## pepper
## a_filter_approx
module a_filter_approx(
    input [31:0] x_in,
    input clk,
    input [5:0] reset,
    output [31:0] y_out);
Size in the first run: about 7000 cells after synthesis, ~540 flip-flops, about 71 I/O pins.
clock: 5.35 ns
lec_check: 0
abc_area: 1
cap_margin: 20
core_margin: 2
core_utilization: 65
cts_cluster_size: 85
setup_slack_margin: 1.56
slew_margin: 20
run.sh (not shown) runs the stock make flow with config.mk's settings and CLKGATE_MAP_FILE=.
pepper did not finish; the tool stopped in global routing with error GRT-0232.
--- input diff pepper..indigo ---
# pepper
export LEC_CHECK = 0
export ABC_AREA = 1
export CAP_MARGIN = 20
export CORE_MARGIN = 2
export CORE_UTILIZATION = 65
export CTS_CLUSTER_SIZE = 85
export SETUP_SLACK_MARGIN = 1.56
export SLEW_MARGIN = 20
create_clock -name core_clock -period 5.35 [get_ports {clk}]
# indigo
export LEC_CHECK = 0
export ABC_AREA = 1
export CAP_MARGIN = 20
export CORE_MARGIN = 2
export CORE_UTILIZATION = 64
export SLEW_MARGIN = 20
create_clock -name core_clock -period 6.48 [get_ports {clk}]
--- outcome ---
Compare indigo and pepper | pre-CTS setup slack higher: indigo. Initial core utilization for indigo: 1.2 points down relative to pepper. Compared with pepper, indigo shows total die area that has gone up slightly. Placement-stage cell area, indigo vs pepper: down by more than 10%. [flow] indigo | stages: complete | final checks: fail | reason: negative setup slack. Summary of the comparison: level count of the clock H-tree is lower in indigo, relative to pepper. indigo -> pepper: clock net sink count delta 0, exact match. From pepper to indigo the numbers moved as follows: number of standard-cell rows in the floorplan went up by 0.98%, mean area per synthesized cell was more or less identical, number of placed instances with taps included went down by 2.2%, placed wire-length estimate went down by 11%.

---

== run A ==
Starting RTL as in the previous note.
clock: 14.5 ns
lec_check: 0
abc_area: 0
cap_margin: 25
cell_pad_in_sites_detail_placement: 1
core_aspect_ratio: 1.61
core_margin: 2
core_utilization: 40
cts_cluster_diameter: 386
gpl_routability_driven: 1
gpl_timing_driven: 1
hold_slack_margin: 0.22
min_routing_layer: met1
place_density_lb_addon: 0.1
setup_slack_margin: 3.09
slew_margin: 20
tns_end_percent: 65
Every stage of the flow completed for run A, and the final layout passed the timing, design-rule and antenna checks.
What run B does differently from run A at the input level:
Settings: CORE_ASPECT_RATIO no longer set, was 1.61; ABC_AREA no longer set, was 0; MIN_ROUTING_LAYER no longer set, was met1; PLACE_DENSITY_LB_ADDON no longer set, was 0.1; CORE_UTILIZATION now 17, was 40; SETUP_SLACK_MARGIN no longer set, was 3.09; HOLD_SLACK_MARGIN no longer set, was 0.22; GPL_ROUTABILITY_DRIVEN no longer set, was 1; TNS_END_PERCENT no longer set, was 65; GPL_TIMING_DRIVEN no longer set, was 1; CAP_MARGIN now 20, was 25; CTS_CLUSTER_DIAMETER no longer set, was 386; CELL_PAD_IN_SITES_DETAIL_PLACEMENT no longer set, was 1; the clock period (ns, I/O delays scaled along) now 14.0, was 14.5.
Findings:
Reported for run A and run B, critical path depth turned out identical to the last digit. Summary of run B over run A: final instance area went up about 4.4%, post-detailed-routing wire length lower. Run B ended up with a lower period utilization than run A did. Of run A and run B, the run reporting the lower final cell utilization of the core was run B. The global-route usage number comes out lower for run B vs run A.
Changes in run C relative to run B:
Settings: CORE_UTILIZATION: 17 -> 43; the clock period (ns, I/O delays scaled along): 14.0 -> 9.35.
==> comparison <==
- Cmp run C and run B / die size / higher: run B
- Run C vs. run B: final instance count without filler cells lower; cell area lower; post-layout net count roughly the same; layout overhead on the synthesized area lower.
- Diff run C and run B: sequential share of layout area lower in run B
- Setup slack (higher): run B
- Looking at post-place setup slack, run C sits below run B.
- | wire length of the first global-routing pass | higher: run C |
- A busiest metal layer after global routing of met1 is what run B shows, while met2 belongs to run C.
- Re placer congestion estimate: run C and run B aren't equal, and the lower value belongs to run B.

---

a_filter_approx again, from the RTL that the note above started with.
==> flow/design.v (excerpt) <==
module a_filter_approx(
    input [31:0] x_in,
    input clk,
    input [5:0] reset,
    output [31:0] y_out);
    wire [10:0] a1_1;
    wire [10:0] a1_2;
    wire [10:0] a1_3;
    wire [10:0] a1_4;
    wire [10:0] b1;
    assign a1_1 = -11'sd192;
    assign a1_2 = -11'sd1021;
    assign a1_3 = -11'sd928;
    assign a1_4 = -11'sd1010;
    assign b1 = 11'sd307;
    wire [31:0] y_1;
    wire [31:0] y_2;
    wire [31:0] y_3;
    wire [31:0] y_4;
    wire [31:0] y_5;
    fos_exact_v4 first_stage(x_in,a1_4,clk,reset[0],y_1);
    fos_exact_v3 second_stage(y_1,a1_3,b1,clk,reset[1],y_2);
    fos_exact_v2 third_stage(y_2,a1_2,clk,reset[2],y_3);
    fos_exact_v2 fourth_stage(y_3,a1_2,clk,reset[3],y_4);
    fos_exact_v1 fifth_stage(y_4,a1_1,clk,reset[4],y_5);
    fos_exact_v1 sixth_stage(y_5,a1_1,clk,reset[5],y_out);
endmodule
make LEC_CHECK=0 ABC_AREA=1 CAP_MARGIN=20 CORE_MARGIN=2 CORE_UTILIZATION=72 CTS_CLUSTER_DIAMETER=234 PLACE_DENSITY_LB_ADDON=0.21 SLEW_MARGIN=20 finish   # period 6.61 ns
The baseline reached the layout checks and failed them: setup timing.
Edit:
--- a/flow/config.mk
+++ b/flow/config.mk
@@ -6,9 +6,7 @@
 export NUM_CORES = 4
 export LEC_CHECK = 0
-export ABC_AREA = 1
 export CAP_MARGIN = 20
 export CORE_MARGIN = 2
 export CORE_UTILIZATION = 72
-export CTS_CLUSTER_DIAMETER = 234
-export PLACE_DENSITY_LB_ADDON = 0.21
+export PLACE_DENSITY = 0.77
 export SLEW_MARGIN = 20
==> flow/constraint.sdc (replaced) <==
create_clock -name core_clock -period 7.29 [get_ports {clk}]
set_input_delay 1.4580 -clock core_clock [delete_from_list [all_inputs] [get_ports {clk}]]
set_output_delay 1.4580 -clock core_clock [all_outputs]
set_load 0.01 [all_outputs]
=> The new run produced a layout that fails on setup timing. Cell count drops by 26%. Routed wire length drops by 45%. Via count drops by 31%. Critical path depth increases by 4. Synthesized cell count goes down by 28%. Design area drops by 14%. Global-route usage decreases by 13 points. Worst setup slack gets better by 0.51 ns.
Edit:
--- a/flow/config.mk
+++ b/flow/config.mk
@@ -9,4 +9,5 @@
 export CORE_MARGIN = 2
 export CORE_UTILIZATION = 72
-export PLACE_DENSITY = 0.77
+export PLACE_DENSITY = 0.35
+export SETUP_SLACK_MARGIN = 2.31
 export SLEW_MARGIN = 20
==> flow/constraint.sdc (replaced) <==
create_clock -name core_clock -period 7.88 [get_ports {clk}]
set_input_delay 1.5760 -clock core_clock [delete_from_list [all_inputs] [get_ports {clk}]]
set_output_delay 1.5760 -clock core_clock [all_outputs]
set_load 0.01 [all_outputs]
Effect:
- The new run completed, yet does not pass: setup timing
- global-route usage rises by 3.2 points
- wire length rises by 20%
- via count rises by 8.1%
- area after synthesis is unchanged
- final cell count rises by 1.9%
- cell area rises by 8.4%
- critical path depth does not change
Edit:
--- a/flow/config.mk
+++ b/flow/config.mk
@@ -8,6 +8,4 @@
 export CAP_MARGIN = 20
 export CORE_MARGIN = 2
-export CORE_UTILIZATION = 72
-export PLACE_DENSITY = 0.35
-export SETUP_SLACK_MARGIN = 2.31
+export CORE_UTILIZATION = 40
 export SLEW_MARGIN = 20
==> flow/constraint.sdc (replaced) <==
create_clock -name core_clock -period 10.0 [get_ports {clk}]
set_input_delay 2.0000 -clock core_clock [delete_from_list [all_inputs] [get_ports {clk}]]
set_output_delay 2.0000 -clock core_clock [all_outputs]
set_load 0.01 [all_outputs]
- With this change the flow completed without violations
- wire length came out lower by 22%
- design area came out lower by 9.1%
